v33:
Design chip_to_symbol, start of the top module:
module chip_to_symbol 
(
input logic         i_clk,
input logic         i_rst_n,
input logic         i_stream,
input logic         i_stream_valid,
output logic [3:0]  o_symbol,
output logic        o_symbol_valid       
);
For scale: roughly 100 flip-flops, about 9 I/O pins, roughly 0.023 sq mm of cells after synthesis.
Settings: LEC_CHECK=0, ABC_AREA=1, CAP_MARGIN=15, CELL_PAD_IN_SITES_DETAIL_PLACEMENT=0, CELL_PAD_IN_SITES_GLOBAL_PLACEMENT=0, CORE_MARGIN=2, CORE_UTILIZATION=72, CTS_CLUSTER_DIAMETER=36, CTS_CLUSTER_SIZE=73, GPL_TIMING_DRIVEN=1, HOLD_SLACK_MARGIN=-0.08, PLACE_DENSITY=0.63, SETUP_SLACK_MARGIN=1.17, SLEW_MARGIN=5; clock period 4.09 ns.
run.sh (not shown) runs the stock make flow with config.mk's settings and CLKGATE_MAP_FILE=.
The log for v33 ends in 5_1_grt with error GRT-0232, so the run never completed.
## Diff of input files: v1 against v33
Settings: a deleted CTS_CLUSTER_DIAMETER that had been 36; a deleted HOLD_SLACK_MARGIN that had been -0.08; a deleted GPL_TIMING_DRIVEN that had been 1; a deleted PLACE_DENSITY that had been 0.63; a deleted CELL_PAD_IN_SITES_DETAIL_PLACEMENT that had been 0; a deleted CTS_CLUSTER_SIZE that had been 73; a change of SETUP_SLACK_MARGIN from 1.17 to -0.57; a deleted ABC_AREA that had been 1; a change of SLEW_MARGIN from 5 to 20; a change of CAP_MARGIN from 15 to 20; a deleted CELL_PAD_IN_SITES_GLOBAL_PLACEMENT that had been 0; a change of the clock period (ns, I/O delays scaled along) from 4.09 to 9.16.
Results
v1: flow completed, timing, DRC and antenna clean. v33 -> v1: area of the mapped netlist increased by a few percent. Diff v33 -> v1: core utilization at floorplan down 0.32 points, die size moved up.
For v11, these inputs were changed with respect to v1:
Settings: an added ABC_AREA of 1; a change of SETUP_SLACK_MARGIN from -0.57 to 0.35; an added TNS_END_PERCENT of 10; an added PLACE_DENSITY of 0.38; a change of the clock period (ns, I/O delays scaled along) from 9.16 to 4.09.
Notes after the runs:
- In v11 the implementation completed, yet the final layout does not meet the checks, the culprit being negative setup slack.
- Relative to v1, the total routed wirelength of v11 is lower by 1600 um.
- On fraction of standard cell area that is sequential, the higher figure sits with v1, not v11.
Input changes introduced in v23 (baseline for comparison: v11):
Settings: a change of CORE_UTILIZATION from 72 to 40; a deleted TNS_END_PERCENT that had been 10; a deleted ABC_AREA that had been 1; a deleted SETUP_SLACK_MARGIN that had been 0.35; a deleted PLACE_DENSITY that had been 0.38; a change of the clock period (ns, I/O delays scaled along) from 4.09 to 10.0.
Notes after the runs:
- v23: all stages complete, timing, DRC and antenna checks passed
- Area growth from synthesis to layout in v23 is 10 points below v11.
- In the tables for v23 and v11, layout filler cell count reads higher with v23.
- v23 vs. v11: CTS clock-pin slew for the worst setup and hold paths comparable, inverter count now smaller.
- The number of distinct library cells after synthesis reported for v23 is greater than that of v11 by 44%.
- Delta (v23 minus v11): fraction of the core area occupied by cells at floorplan now smaller, chip area in the Yosys report now larger, routed wire length now larger.

* * *

Setup of run A:
Starting RTL as in the previous note.
export LEC_CHECK = 0
export ABC_AREA = 1
export CAP_MARGIN = 15
export CELL_PAD_IN_SITES_DETAIL_PLACEMENT = 1
export CORE_ASPECT_RATIO = 1.21
export CORE_MARGIN = 7
export CORE_UTILIZATION = 40
export CTS_CLUSTER_SIZE = 49
export GPL_ROUTABILITY_DRIVEN = 1
export GPL_TIMING_DRIVEN = 1
export HOLD_SLACK_MARGIN = 0.12
export MAX_ROUTING_LAYER = met4
export MIN_ROUTING_LAYER = met2
export SLEW_MARGIN = 15
export TNS_END_PERCENT = 60
create_clock -name core_clock -period 10.0 [get_ports {i_clk}]
### run A -> run B
==> flow/config.mk <==
export PLATFORM = sky130hd
export DESIGN_NAME = chip_to_symbol
export DESIGN_NICKNAME = chip_to_symbol
export VERILOG_FILES = /design/flow/design.v
export SDC_FILE = /design/flow/constraint.sdc
export NUM_CORES = 4
export LEC_CHECK = 0
export CAP_MARGIN = 20
export CORE_MARGIN = 2
export CORE_UTILIZATION = 61
export SLEW_MARGIN = 20
export TNS_END_PERCENT = 70
==> comparison <==
Taking run B as 1.0, run A lands at 0.875 on mean cell area of the mapped netlist. Routed length on met1 (higher): run B. Run B does better than run A on worst hold slack. Compared with run A, run B shows a met1 track utilization from global routing that is 53 points higher. Route | run B vs run A | wire shorter in run B. Critical-path cell with the highest stage delay: a2111oi_0 -> run A, o21ai_0 -> run B. On number of buffers other than clock buffers in the final layout, the higher figure sits with run B, not run A. Diff run A -> run B: total routing usage reported by global routing has decreased, via count decreased by 26% relative to the old numbers, critical path depth fell by 4. Between run B and run A, the number of unique standard cell types used by synthesis is lower for run A.
## Diff of input files: run C against run B
diff --git a/flow/config.mk b/flow/config.mk
--- a/flow/config.mk
+++ b/flow/config.mk
@@ -6,7 +6,12 @@
 export NUM_CORES = 4
 export LEC_CHECK = 0
-export CAP_MARGIN = 20
-export CORE_MARGIN = 2
-export CORE_UTILIZATION = 61
+export ABC_AREA = 1
+export CAP_MARGIN = 35
+export CORE_ASPECT_RATIO = 0.5
+export CORE_MARGIN = 7
+export CORE_UTILIZATION = 64
+export CTS_CLUSTER_DIAMETER = 236
+export CTS_CLUSTER_SIZE = 97
+export PLACE_DENSITY = 0.4
 export SLEW_MARGIN = 20
-export TNS_END_PERCENT = 70
+export TNS_END_PERCENT = 15
==> comparison <==
- Final critical-path share of the clock period was higher in run B than in run C.
- Run B has lower critical path depth than run C.
- Run C ends up with lower routed wire length than run B does.
- Fmax: run C above run B
- Per the final summary, run C finished and its layout is clean on timing, DRC and antenna.
- From run B to run C the numbers moved as follows: length of routed met3 wiring increased 24%, non-filler instance count after layout moved up.
The following lists how run D was set up differently from run C:
==> flow/config.mk <==
export PLATFORM = sky130hd
export DESIGN_NAME = chip_to_symbol
export DESIGN_NICKNAME = chip_to_symbol
export VERILOG_FILES = /design/flow/design.v
export SDC_FILE = /design/flow/constraint.sdc
export NUM_CORES = 4
export LEC_CHECK = 0
export CAP_MARGIN = 20
export CORE_MARGIN = 2
export CORE_UTILIZATION = 40
export CTS_CLUSTER_SIZE = 49
export GPL_TIMING_DRIVEN = 0
export SLEW_MARGIN = 20
### Flow results
- The final layouts of run C and run D pass the timing, design-rule and antenna checks.
- Die height was lower in run C than in run D.
- Run D reports its critical path launch point as s_ones_counter[8][1] while run C reports s_ones_counter[4][3].
- [run D] summed area of non-filler cells in the final layout rose 1100 um^2 relative to run C
- Diff run C -> run D: via count now larger, final cell utilization of the core has decreased, maximum frequency fell by about 10%, final critical path time including I/O delays and setup went up.
- Run C → run D: worst slew slack as a fraction of its limit decreased 18 points.
- | routed wire length | higher: run D |
Inputs modified between run D and run E:
diff --git a/flow/config.mk b/flow/config.mk
--- a/flow/config.mk
+++ b/flow/config.mk
@@ -6,4 +6,5 @@
 export NUM_CORES = 4
 export LEC_CHECK = 0
+export ABC_AREA = 1
 export CAP_MARGIN = 20
 export CORE_MARGIN = 2
@@ -11,3 +12,4 @@
 export CTS_CLUSTER_SIZE = 49
 export GPL_TIMING_DRIVEN = 0
-export SLEW_MARGIN = 20
+export HOLD_SLACK_MARGIN = 0.12
+export SLEW_MARGIN = 15
Results
| detail-routed via count per cell | run E vs run D | 0.98 lower |. Number of cells traversed by the worst register-to-register path in run E is 6 below run D. Changes observed in run E relative to run D: layout-stage area growth over the synthesis result held, slack of the critical path went up 540 ps, first-pass iteration count of the detailed router went up 1. Going from run D to run E, adder and majority cell fraction of the synthesized area +2.1 points, wire length of the first global-routing pass dropped about 13%.

* * *

Starting RTL as in the previous note.
Design chip_to_symbol, start of the top module:
module chip_to_symbol 
(
input logic         i_clk,
input logic         i_rst_n,
input logic         i_stream,
input logic         i_stream_valid,
output logic [3:0]  o_symbol,
output logic        o_symbol_valid       
);
logic [4:0] r_bit_counter;
logic [31:0] r_received_chip;
logic [5:0] s_ones_counter[15:0];
logic	[31:0]	chip_values [15:0];  
initial 
begin
	chip_values[0] 		=  32'b11011001110000110101001000101110;
	chip_values[8] 		=  32'b11101101100111000011010100100010;
	chip_values[4] 		=  32'b00101110110110011100001101010010;
	chip_values[12] 	=  32'b00100010111011011001110000110101;
	chip_values[2] 		=  32'b01010010001011101101100111000011;
	chip_values[10] 	=  32'b00110101001000101110110110011100;
	chip_values[6] 		=  32'b11000011010100100010111011011001;
	chip_values[14] 	=  32'b10011100001101010010001011101101;
	chip_values[1] 		=  32'b10001100100101100000011101111011;
	chip_values[9] 		=  32'b10111000110010010110000001110111;
	chip_values[5] 		=  32'b01111011100011001001011000000111;
	chip_values[13] 	=  32'b01110111101110001100100101100000;
	chip_values[3]		=  32'b00000111011110111000110010010110;
	chip_values[11]		=  32'b01100000011101111011100011001001;
	chip_values[7] 		=  32'b10010110000001110111101110001100;
	chip_values[15] 	=  32'b11001001011000000111011110111000;
end
always_ff@(posedge i_clk , negedge i_rst_n)
begin
    if(!i_rst_n)
    begin
        r_bit_counter <= 'd0;
    end
    else if(r_bit_counter=='d31) 
    begin
        r_bit_counter <= 'd0;
    end
    else if(i_stream_valid)
    begin
        r_bit_counter <= r_bit_counter + 'd1;
    end
end
always_ff@(posedge i_clk , negedge i_rst_n)
begin
    if(!i_rst_n)
    begin
        r_received_chip <= 'd0;
		for(int i = 0 ; i<16 ; i++)
        begin
			s_ones_counter[i] <= 'd0;
		end
    end
	else if (r_bit_counter==31)
	begin
		for(int i = 0 ; i<16 ; i++)
        begin
			s_ones_counter[i] <= 'd0;
		end
	end
    else if(i_stream_valid)
    begin
        r_received_chip[r_bit_counter]<= i_stream;
  ...
==> flow/config.mk <==
export PLATFORM = sky130hd
export DESIGN_NAME = chip_to_symbol
export DESIGN_NICKNAME = chip_to_symbol
export VERILOG_FILES = /design/flow/design.v
export SDC_FILE = /design/flow/constraint.sdc
export NUM_CORES = 4
export LEC_CHECK = 0
export ABC_AREA = 1
export CAP_MARGIN = 20
export CORE_ASPECT_RATIO = 1.03
export CORE_MARGIN = 7
export CORE_UTILIZATION = 40
export CTS_CLUSTER_SIZE = 58
export GPL_TIMING_DRIVEN = 1
export HOLD_SLACK_MARGIN = 0.12
export MIN_ROUTING_LAYER = met2
export SLEW_MARGIN = 15
export TNS_END_PERCENT = 60
==> flow/constraint.sdc <==
create_clock -name core_clock -period 10.0 [get_ports {i_clk}]
set_input_delay 2.0000 -clock core_clock [delete_from_list [all_inputs] [get_ports {i_clk}]]
set_output_delay 2.0000 -clock core_clock [all_outputs]
set_load 0.01 [all_outputs]
The baseline completed with no timing, DRC or antenna violations.
Rerun with:
==> flow/config.mk (replaced) <==
export PLATFORM = sky130hd
export DESIGN_NAME = chip_to_symbol
export DESIGN_NICKNAME = chip_to_symbol
export VERILOG_FILES = /design/flow/design.v
export SDC_FILE = /design/flow/constraint.sdc
export NUM_CORES = 4
export LEC_CHECK = 0
export ABC_AREA = 1
export CAP_MARGIN = 20
export CORE_ASPECT_RATIO = 0.5
export CORE_MARGIN = 7
export CORE_UTILIZATION = 57
export CTS_CLUSTER_DIAMETER = 236
export CTS_CLUSTER_SIZE = 97
export HOLD_SLACK_MARGIN = 0.29
export PLACE_DENSITY = 0.4
export SETUP_SLACK_MARGIN = 2.88
export SLEW_MARGIN = 20
export TNS_END_PERCENT = 15
The new run completed without violations; setup slack gets better by 0.89 ns; count of clock-buffer cells in the layout rose by 1; clock skew barely changes; cell count goes down by about 5%; routed wire length fell by about 9%; cell area goes down by about 1.7%; global-route usage is lower by 6.8 points; area after synthesis is unchanged.
Rerun with:
==> flow/config.mk (replaced) <==
export PLATFORM = sky130hd
export DESIGN_NAME = chip_to_symbol
export DESIGN_NICKNAME = chip_to_symbol
export VERILOG_FILES = /design/flow/design.v
export SDC_FILE = /design/flow/constraint.sdc
export NUM_CORES = 4
export LEC_CHECK = 0
export ABC_AREA = 1
export CAP_MARGIN = 20
export CELL_PAD_IN_SITES_DETAIL_PLACEMENT = 1
export CORE_MARGIN = 8
export CORE_UTILIZATION = 27
export CTS_CLUSTER_DIAMETER = 267
export HOLD_SLACK_MARGIN = -0.08
export MAX_ROUTING_LAYER = met4
export SLEW_MARGIN = 20
export TNS_END_PERCENT = 70
What happened: Worst hold slack gets worse by 0.0040 ns; utilization came out lower by 32 points; fmax came out lower by 6.3%; non-clock buffer count came out lower by 3; sequential cell count is unchanged.
Rerun with:
==> flow/config.mk (replaced) <==
export PLATFORM = sky130hd
export DESIGN_NAME = chip_to_symbol
export DESIGN_NICKNAME = chip_to_symbol
export VERILOG_FILES = /design/flow/design.v
export SDC_FILE = /design/flow/constraint.sdc
export NUM_CORES = 4
export LEC_CHECK = 0
export ABC_AREA = 1
export CAP_MARGIN = 20
export CORE_ASPECT_RATIO = 1.03
export CORE_MARGIN = 7
export CORE_UTILIZATION = 40
export CTS_CLUSTER_SIZE = 58
export GPL_TIMING_DRIVEN = 1
export HOLD_SLACK_MARGIN = 0.12
export MIN_ROUTING_LAYER = met2
export SLEW_MARGIN = 15
Wire length goes up by 0.51%.
Via count goes up by 35%.
Utilization goes up by 14 points.
Global-route usage goes up by 24 points.
Synthesized cell count is unchanged.
Final area goes down by 1.1%.
Hold slack barely changes.
Maximum frequency goes down by 5.8%.
Sequential share of layout area goes up by 0.11 points.
Setup slack degrades by 0.44 ns.
Rerun with:
==> flow/config.mk (replaced) <==
export PLATFORM = sky130hd
export DESIGN_NAME = chip_to_symbol
export DESIGN_NICKNAME = chip_to_symbol
export VERILOG_FILES = /design/flow/design.v
export SDC_FILE = /design/flow/constraint.sdc
export NUM_CORES = 4
export LEC_CHECK = 0
export CAP_MARGIN = 20
export CORE_MARGIN = 2
export CORE_UTILIZATION = 21
export SLEW_MARGIN = 20
==> flow/constraint.sdc (replaced) <==
create_clock -name core_clock -period 15.6 [get_ports {i_clk}]
set_input_delay 3.1200 -clock core_clock [delete_from_list [all_inputs] [get_ports {i_clk}]]
set_output_delay 3.1200 -clock core_clock [all_outputs]
set_load 0.01 [all_outputs]
Result:
- via count falls by 26%
- sequential share of layout area went down by 0.82 points
- core utilization goes down by 20 points
- first-iteration DRC count drops by 69%
- wire length barely changes
- count of clock-buffer cells in the layout goes up by 1
- cell count increases by 13%
- synthesized area goes up by 5.3%
- global-route usage went down by 28 points
- non-clock buffer count rises by 5
